==> 11-20 <==
// pwmblink
module pwmblink(
    input  logic clk,
    input  logic rst,
    output logic RGB_R,
    output logic RGB_B,
    output logic RGB_G
);
export LEC_CHECK = 0
export ABC_AREA = 1
export CAP_MARGIN = 20
export CORE_MARGIN = 2
export CORE_UTILIZATION = 72
export CTS_CLUSTER_DIAMETER = 382
export CTS_CLUSTER_SIZE = 97
export PLACE_DENSITY = 0.38
export SETUP_SLACK_MARGIN = 0.94
export SLEW_MARGIN = 20
export TNS_END_PERCENT = 10
create_clock -name core_clock -period 13.5 [get_ports {clk}]
run.sh (not shown) runs the stock make flow with config.mk's settings and CLKGATE_MAP_FILE=.
==> 06-13 (differences from 11-20) <==
Settings changed: ABC_AREA 1 to unset, CORE_UTILIZATION 72 to 66, CTS_CLUSTER_DIAMETER 382 to 324, CTS_CLUSTER_SIZE 97 to unset, MAX_ROUTING_LAYER set to met4, PLACE_DENSITY 0.38 to unset, SETUP_SLACK_MARGIN 0.94 to 4.54, TNS_END_PERCENT 10 to unset.
==> flow/constraint.sdc (replaced) <==
create_clock -name core_clock -period 31.8 [get_ports {clk}]
set_input_delay 6.3600 -clock core_clock [delete_from_list [all_inputs] [get_ports {clk}]]
set_output_delay 6.3600 -clock core_clock [all_outputs]
set_load 0.01 [all_outputs]
==> 06-08 (differences from 11-20) <==
Settings changed: ABC_AREA 1 to unset, CORE_UTILIZATION 72 to 40, CTS_CLUSTER_DIAMETER 382 to 98, CTS_CLUSTER_SIZE 97 to unset, MIN_ROUTING_LAYER set to met2, PLACE_DENSITY 0.38 to unset, SETUP_SLACK_MARGIN 0.94 to unset, TNS_END_PERCENT 10 to unset.
==> flow/constraint.sdc (replaced) <==
create_clock -name core_clock -period 40.0 [get_ports {clk}]
set_input_delay 8.0000 -clock core_clock [delete_from_list [all_inputs] [get_ports {clk}]]
set_output_delay 8.0000 -clock core_clock [all_outputs]
set_load 0.01 [all_outputs]
==> 09-14 (differences from 11-20) <==
Settings changed: ABC_AREA 1 to unset, CAP_MARGIN 20 to 5, CORE_UTILIZATION 72 to 70, CTS_CLUSTER_DIAMETER 382 to 351, CTS_CLUSTER_SIZE 97 to 40, PLACE_DENSITY 0.38 to unset, SETUP_SLACK_MARGIN 0.94 to -0.28, TNS_END_PERCENT 10 to unset.
==> flow/constraint.sdc (replaced) <==
create_clock -name core_clock -period 15.1 [get_ports {clk}]
set_input_delay 3.0200 -clock core_clock [delete_from_list [all_inputs] [get_ports {clk}]]
set_output_delay 3.0200 -clock core_clock [all_outputs]
set_load 0.01 [all_outputs]
==> job_summary.md <==
### Flow metrics

| Metric | Value |
|---|---|
| Violated Checks | `setup timing` |
| Status | `failed layout checks` |
| Count of endpoints failing setup in the final report | `3` |
| Worst-case setup margin in the final layout | `-669 ps` |
[end of results for 11-20]
==> job_summary.md <==
### Flow metrics

| Metric | Value |
|---|---|
| Tool Error | `[ERROR GRT-0232] Routing congestion too high. Check the congestion heatmap in the GUI.` |
| IO buf count | `4` |
| Last step reached | `global routing` |
| Synthesized area per cell | `8.16 µm²` |
| Status | `did not finish` |
[end of results for 09-14]
==> job_summary.md <==
### Flow metrics

| Metric | Value |
|---|---|
| Worst-case setup margin in the final layout | `15,420 ps` |
| Tally of yosys warning messages | `1` |
| Congestion Overflow GR | `0` |
| Number of setup buffers added after CTS | `0` |
| Status | `complete, no violations` |
| Terminus of the critical flop-to-flop path | `x[2]` |
[end of results for 06-08]
==> job_summary.md <==
### Flow metrics

| Metric | Value |
|---|---|
| Status | `complete, no violations` |
| Worst-case setup margin in the final layout | `9100 ps` |
| Met2 global-route usage | `62.8%` |
| Pins Over Slew Limit | `0` |
| Count of endpoints failing setup in the final report | `0` |
[end of results for 06-13]

* * *

==> try-pepper <==
Starting RTL as in the previous note.
export LEC_CHECK = 0
export ABC_AREA = 1
export CAP_MARGIN = 5
export CORE_MARGIN = 2
export CORE_UTILIZATION = 40
export CTS_CLUSTER_DIAMETER = 368
export CTS_CLUSTER_SIZE = 100
export SETUP_SLACK_MARGIN = -1.91
export SLEW_MARGIN = 20
create_clock -name core_clock -period 40.0 [get_ports {clk}]
==> try-ember (differences from try-pepper) <==
Settings changed: ABC_AREA 1 to unset, CAP_MARGIN 5 to 20, CORE_UTILIZATION 40 to 72, CTS_CLUSTER_DIAMETER 368 to unset, CTS_CLUSTER_SIZE 100 to unset, SETUP_SLACK_MARGIN -1.91 to unset.
==> flow/constraint.sdc (replaced) <==
create_clock -name core_clock -period 13.8 [get_ports {clk}]
set_input_delay 2.7600 -clock core_clock [delete_from_list [all_inputs] [get_ports {clk}]]
set_output_delay 2.7600 -clock core_clock [all_outputs]
set_load 0.01 [all_outputs]
==> try-amber (differences from try-pepper) <==
Settings changed: CAP_MARGIN 5 to 20, CORE_UTILIZATION 40 to 68, CTS_CLUSTER_DIAMETER 368 to unset, CTS_CLUSTER_SIZE 100 to 97, PLACE_DENSITY set to 0.38, SETUP_SLACK_MARGIN -1.91 to unset.
==> flow/constraint.sdc (replaced) <==
create_clock -name core_clock -period 13.5 [get_ports {clk}]
set_input_delay 2.7000 -clock core_clock [delete_from_list [all_inputs] [get_ports {clk}]]
set_output_delay 2.7000 -clock core_clock [all_outputs]
set_load 0.01 [all_outputs]
==> comparison <==
try-amber completed and failed the layout checks on negative setup slack. try-pepper completed with no timing, DRC or antenna violations. try-ember ended with an error in clock tree synthesis (4_1_cts), error DPL-0033. Synthesized cell count: try-ember is lower than try-amber (about 13%). In try-pepper the sequential power is lower than in try-amber, by about 66%. Between try-pepper and try-amber, the lower routed wire length is in try-pepper (gap 14%, measured against try-amber). In power, try-amber is at 3.9 times the value of try-pepper. First-iteration DRC count: try-pepper is lower than try-amber (about 36%). Of try-pepper and try-amber, try-amber has the higher via count (gap 12%, measured against try-amber). In try-amber the die area is smaller than in try-pepper, by 41%. Flip-flop count is the same in try-amber and try-pepper.
==> figures <==
Worst-Skew Late Latency: try-ember -; try-amber 0.32 ns; try-pepper 0.30 ns
Final weighted congestion in routability-driven placement: try-ember 1.071; try-amber 1.131; try-pepper 1.018
Psw: try-ember -; try-amber 0.001139 W; try-pepper 0.0003098 W
Comb pwr share: try-ember -; try-amber 86.0%; try-pepper 81.9%
Worst slew margin relative to its limit: try-ember -; try-amber 19.01%; try-pepper 36.15%
Run status: try-ember stopped before the end; try-amber complete, but fails checks; try-pepper finished clean
Failing step: try-ember clock tree synthesis (4_1_cts); try-amber -; try-pepper -
Reasons for failing layout checks: try-ember -; try-amber negative setup slack; try-pepper -
Mux cell area share after synthesis: try-ember 1.487%; try-amber 0.05436%; try-pepper 0.05436%
Non-clock inverters: try-ember -; try-amber 630; try-pepper 630
DP HPWL: try-ember 63.99 mm; try-amber 47.26 mm; try-pepper 45.02 mm
Final hold vios: try-ember -; try-amber 0; try-pepper 0
Group drawing the most power: try-ember -; try-amber combinational cells; try-pepper combinational cells
All-layer global routing usage: try-ember -; try-amber 41.30%; try-pepper 22.44%
Storage cell area: try-ember -; try-amber 0.001003 mm^2; try-pepper 980.9 um^2
Class of the most critical setup path: try-ember -; try-amber reg -> out; try-pepper reg -> out
Count of final max-slew check failures: try-ember -; try-amber 0; try-pepper 0
# setup viols final: try-ember -; try-amber 3; try-pepper 0
DRC violation total after the first TritonRoute iteration: try-ember -; try-amber 1823; try-pepper 1162
Tcrit/Tclk final: try-ember -; try-amber 103.6%; try-pepper 54.28%

* * *

==> onyx <==
==> flow/design.v <==
module pwmblink(
    input  logic clk,
    input  logic rst,
    output logic RGB_R,
    output logic RGB_B,
    output logic RGB_G
);
    parameter CLKMAX = 12000000;  
    logic [31:0] counter;
    logic [8:0] x;  
    logic [7:0] sharktooth;  
    logic [7:0] red;
    logic [7:0] green;
    logic [7:0] blue;
    always_ff @(posedge clk) begin
        if (rst) begin
            counter <= 0;
            x <= 0;
            sharktooth <= 0;
        end else begin
        if (counter >= CLKMAX/360) begin
            counter <= 0;
            if (x >= 359) begin
                x <= 0;
            end
            else begin
                x <= x + 1;
            end
            end
        else begin
            counter <= counter + 1;
        end
        sharktooth <= sharktooth + 1;
        end
    end
    always_comb begin
        if(x < 60) begin
            green = 255*x/60;
            blue = 0;
            red  = 255;
        end else if (x < 120) begin
            green = 255;
            blue = 0;
            red  = 255 - 255*(x-60)/60;
        end else if (x < 180) begin
            green = 255;
            blue = 255*(x-120)/60;
            red  = 0;
        end else if (x < 240) begin
            green = 255 - 255*(x-180)/60;
            blue = 255;
            red  = 0;
        end else if (x < 300) begin
            green = 0;
            blue = 255;
            red  = 255*(x-240)/60;
        end else begin
            green = 0;
            blue = 255 - 255*(x-300)/60;
            red  = 255;
        end
    end
    assign {RGB_R, RGB_G, RGB_B} = {sharktooth < red, sharktooth < green, sharktooth < blue};
endmodule
==> flow/run.sh <==
#!/bin/bash
# the make line also repeats each setting of config.mk as NAME=value (left out here)
make -C /OpenROAD-flow-scripts/flow DESIGN_CONFIG=/design/flow/config.mk WORK_HOME=/design/flow/orfs CLKGATE_MAP_FILE= finish
==> flow/config.mk <==
export PLATFORM = sky130hd
export DESIGN_NAME = pwmblink
export DESIGN_NICKNAME = pwmblink
export VERILOG_FILES = /design/flow/design.v
export SDC_FILE = /design/flow/constraint.sdc
export NUM_CORES = 4
export LEC_CHECK = 0
export ABC_AREA = 1
export CAP_MARGIN = 5
export CELL_PAD_IN_SITES_GLOBAL_PLACEMENT = 2
export CORE_ASPECT_RATIO = 0.5
export CORE_MARGIN = 7
export CORE_UTILIZATION = 40
export CTS_CLUSTER_DIAMETER = 221
export CTS_CLUSTER_SIZE = 98
export PLACE_DENSITY_LB_ADDON = 0.06
export SETUP_SLACK_MARGIN = -1.91
export SLEW_MARGIN = 20
export TNS_END_PERCENT = 20
==> flow/constraint.sdc <==
create_clock -name core_clock -period 40.0 [get_ports {clk}]
set_input_delay 8.0000 -clock core_clock [delete_from_list [all_inputs] [get_ports {clk}]]
set_output_delay 8.0000 -clock core_clock [all_outputs]
set_load 0.01 [all_outputs]
==> juniper (differences from onyx) <==
CAP_MARGIN = 20   (was 5)
CELL_PAD_IN_SITES_GLOBAL_PLACEMENT = unset   (was 2)
CORE_ASPECT_RATIO = unset   (was 0.5)
CORE_MARGIN = 2   (was 7)
CORE_UTILIZATION = 72   (was 40)
CTS_CLUSTER_DIAMETER = 382   (was 221)
CTS_CLUSTER_SIZE = 97   (was 98)
PLACE_DENSITY = 0.38   (was unset)
PLACE_DENSITY_LB_ADDON = unset   (was 0.06)
SETUP_SLACK_MARGIN = unset   (was -1.91)
TNS_END_PERCENT = unset   (was 20)
==> flow/constraint.sdc (replaced) <==
create_clock -name core_clock -period 13.5 [get_ports {clk}]
set_input_delay 2.7000 -clock core_clock [delete_from_list [all_inputs] [get_ports {clk}]]
set_output_delay 2.7000 -clock core_clock [all_outputs]
set_load 0.01 [all_outputs]
==> nickel (differences from onyx) <==
ABC_AREA = unset   (was 1)
CAP_MARGIN = 20   (was 5)
CELL_PAD_IN_SITES_GLOBAL_PLACEMENT = unset   (was 2)
CORE_ASPECT_RATIO = unset   (was 0.5)
CORE_MARGIN = 2   (was 7)
CORE_UTILIZATION = 68   (was 40)
CTS_CLUSTER_DIAMETER = unset   (was 221)
CTS_CLUSTER_SIZE = unset   (was 98)
PLACE_DENSITY_LB_ADDON = unset   (was 0.06)
SETUP_SLACK_MARGIN = unset   (was -1.91)
TNS_END_PERCENT = unset   (was 20)
==> flow/constraint.sdc (replaced) <==
create_clock -name core_clock -period 24.2 [get_ports {clk}]
set_input_delay 4.8400 -clock core_clock [delete_from_list [all_inputs] [get_ports {clk}]]
set_output_delay 4.8400 -clock core_clock [all_outputs]
set_load 0.01 [all_outputs]
==> results <==
|  | juniper | nickel | onyx |
|---|---|---|---|
| Number of cell instances on the worst register-to-register path | 9 | 7 | 7 |
| Final weighted congestion of routability-driven global placement | 1.07 | 1.00 | 0.920 |
| Overall chip area | 26,900 µm² | 28,400 µm² | 52,600 µm² |
| Number of nets in the final layout | 3,300 | 2,699 | 3,057 |
| Synthesized-area fraction occupied by and/or/nand/nor cells | 24.8% | 13.2% | 24.8% |
| CP endpoint | RGB_G | RGB_R | RGB_R |
| Internal power consumption | 0.00104 W | 0.000421 W | 0.000227 W |
| Critical Path RT | 10.80 ns | 19.36 ns | 32.00 ns |
| Reg-to-reg slack, setup | 10.30 ns | 21.39 ns | 36.34 ns |
| Worst Skew | 0.00702 ns | 0.0105 ns | 0.0237 ns |
| Hold Slack | 0.498 ns | 0.483 ns | 0.469 ns |
| Filler instances | 1,247 | 2,175 | 4,861 |
| Total met2 wirelength after detailed routing | 30.4 mm | 24.5 mm | 23.1 mm |
| Proportion of cell area spent on the clock network | 0.879% | 0.884% | 0.807% |
| Cell with the largest stage delay on the worst path | sky130_fd_sc_hd__fa_1 | sky130_fd_sc_hd__dfxtp_1 | sky130_fd_sc_hd__xnor2_1 |
| Overall power consumption | 0.00222 W | 0.000946 W | 0.000544 W |
| Outcome | failed layout checks | timing/DRC/antenna clean | timing/DRC/antenna clean |
| Layout check failures | setup timing | - | - |
| First-pass GRT wire length | 97.9 mm | 86.1 mm | 90.9 mm |
| Core box area | 25,100 µm² | 26,800 µm² | 45,300 µm² |
| Vias after detailed routing | 20,300 | 16,400 | 15,900 |
| Combinational share of cell area | 72.9% | 82.3% | 77.3% |
| Most frequent CP cell | sky130_fd_sc_hd__nand2_1 | sky130_fd_sc_hd__inv_1 | sky130_fd_sc_hd__nand2_1 |
| Count of multi-input combinational gates | 1,894 | 1,725 | 1,894 |
| Xor and xnor area share after synthesis | 4.23% | 7.24% | 4.23% |
| Clock network fraction of total power | 8.1% | 8.4% | 9.3% |
| Worst setup margin | -0.858 ns | 3.18 ns | 17.78 ns |
| Switching Share | 53.0% | 55.5% | 58.3% |

* * *

==> v26 <==
// pwmblink: RTL as listed in full above, without the edits since
clock: 17.6 ns
lec_check: 0
cap_margin: 20
cell_pad_in_sites_detail_placement: 0
core_aspect_ratio: 0.85
core_margin: 2
core_utilization: 72
cts_cluster_diameter: 346
cts_cluster_size: 21
gpl_timing_driven: 1
min_routing_layer: met1
setup_slack_margin: -0.98
slew_margin: 40
==> inputs of v29, as changes to v26 <==
CTS_CLUSTER_DIAMETER = 364   (was 346)
CTS_CLUSTER_SIZE = 32   (was 21)
SETUP_SLACK_MARGIN = -0.12   (was -0.98)
SLEW_MARGIN = 20   (was 40)
==> flow/constraint.sdc (replaced) <==
create_clock -name core_clock -period 15.3 [get_ports {clk}]
set_input_delay 3.0600 -clock core_clock [delete_from_list [all_inputs] [get_ports {clk}]]
set_output_delay 3.0600 -clock core_clock [all_outputs]
set_load 0.01 [all_outputs]
==> node_exporter_impl.prom <==
# HELP chip_impl_metric Synthesis and place-and-route metrics
# TYPE chip_impl_metric gauge
chip_impl_metric{name="critical_path.n_buffers_inverters",unit=""} 5
chip_impl_info{name="critPathKind",value="reg2out"} 1
chip_impl_metric{name="detailed_place.area",unit="sq um"} 19100
chip_impl_metric{name="final.setup.worst_slack",unit="ns"} -0.295
chip_impl_info{name="violated_checks",value="setup timing"} 1
chip_impl_metric{name="setup_viol_count_final",unit=""} 3
chip_impl_metric{name="number_of_endpoints_with_negative_hold_slack_in_the_final_report",unit=""} 0
chip_impl_metric{name="clock.latency.late_pin",unit="ns"} 0.31
chip_impl_info{name="run_status",value="failed layout checks"} 1
[end of results for v26]
==> node_exporter_impl.prom <==
# HELP chip_impl_metric Implementation results
# TYPE chip_impl_metric gauge
chip_impl_info{name="run_status",value="did not finish"} 1
chip_impl_info{name="flow.stopped_at",value="global routing"} 1
chip_impl_info{name="error_line",value="[ERROR GRT-0232] Routing congestion too high. Check the congestion heatmap in the GUI."} 1
chip_impl_info{name="grt_most_used_layer",value="met2"} 1
chip_impl_metric{name="ys_sh_simple",unit="%"} 13.2
chip_impl_metric{name="globalRouteMet3Util",unit="%"} 58.5
chip_impl_metric{name="detailed_place.area",unit="sq um"} 21800
chip_impl_info{name="yosys.area.top_type",value="sky130_fd_sc_hd__fa_1"} 1
chip_impl_info{name="cell_at_the_root_of_the_clock_tree",value="sky130_fd_sc_hd__clkbuf_16"} 1
[end of results for v29]
Power is estimated from default activity; no workload was simulated.
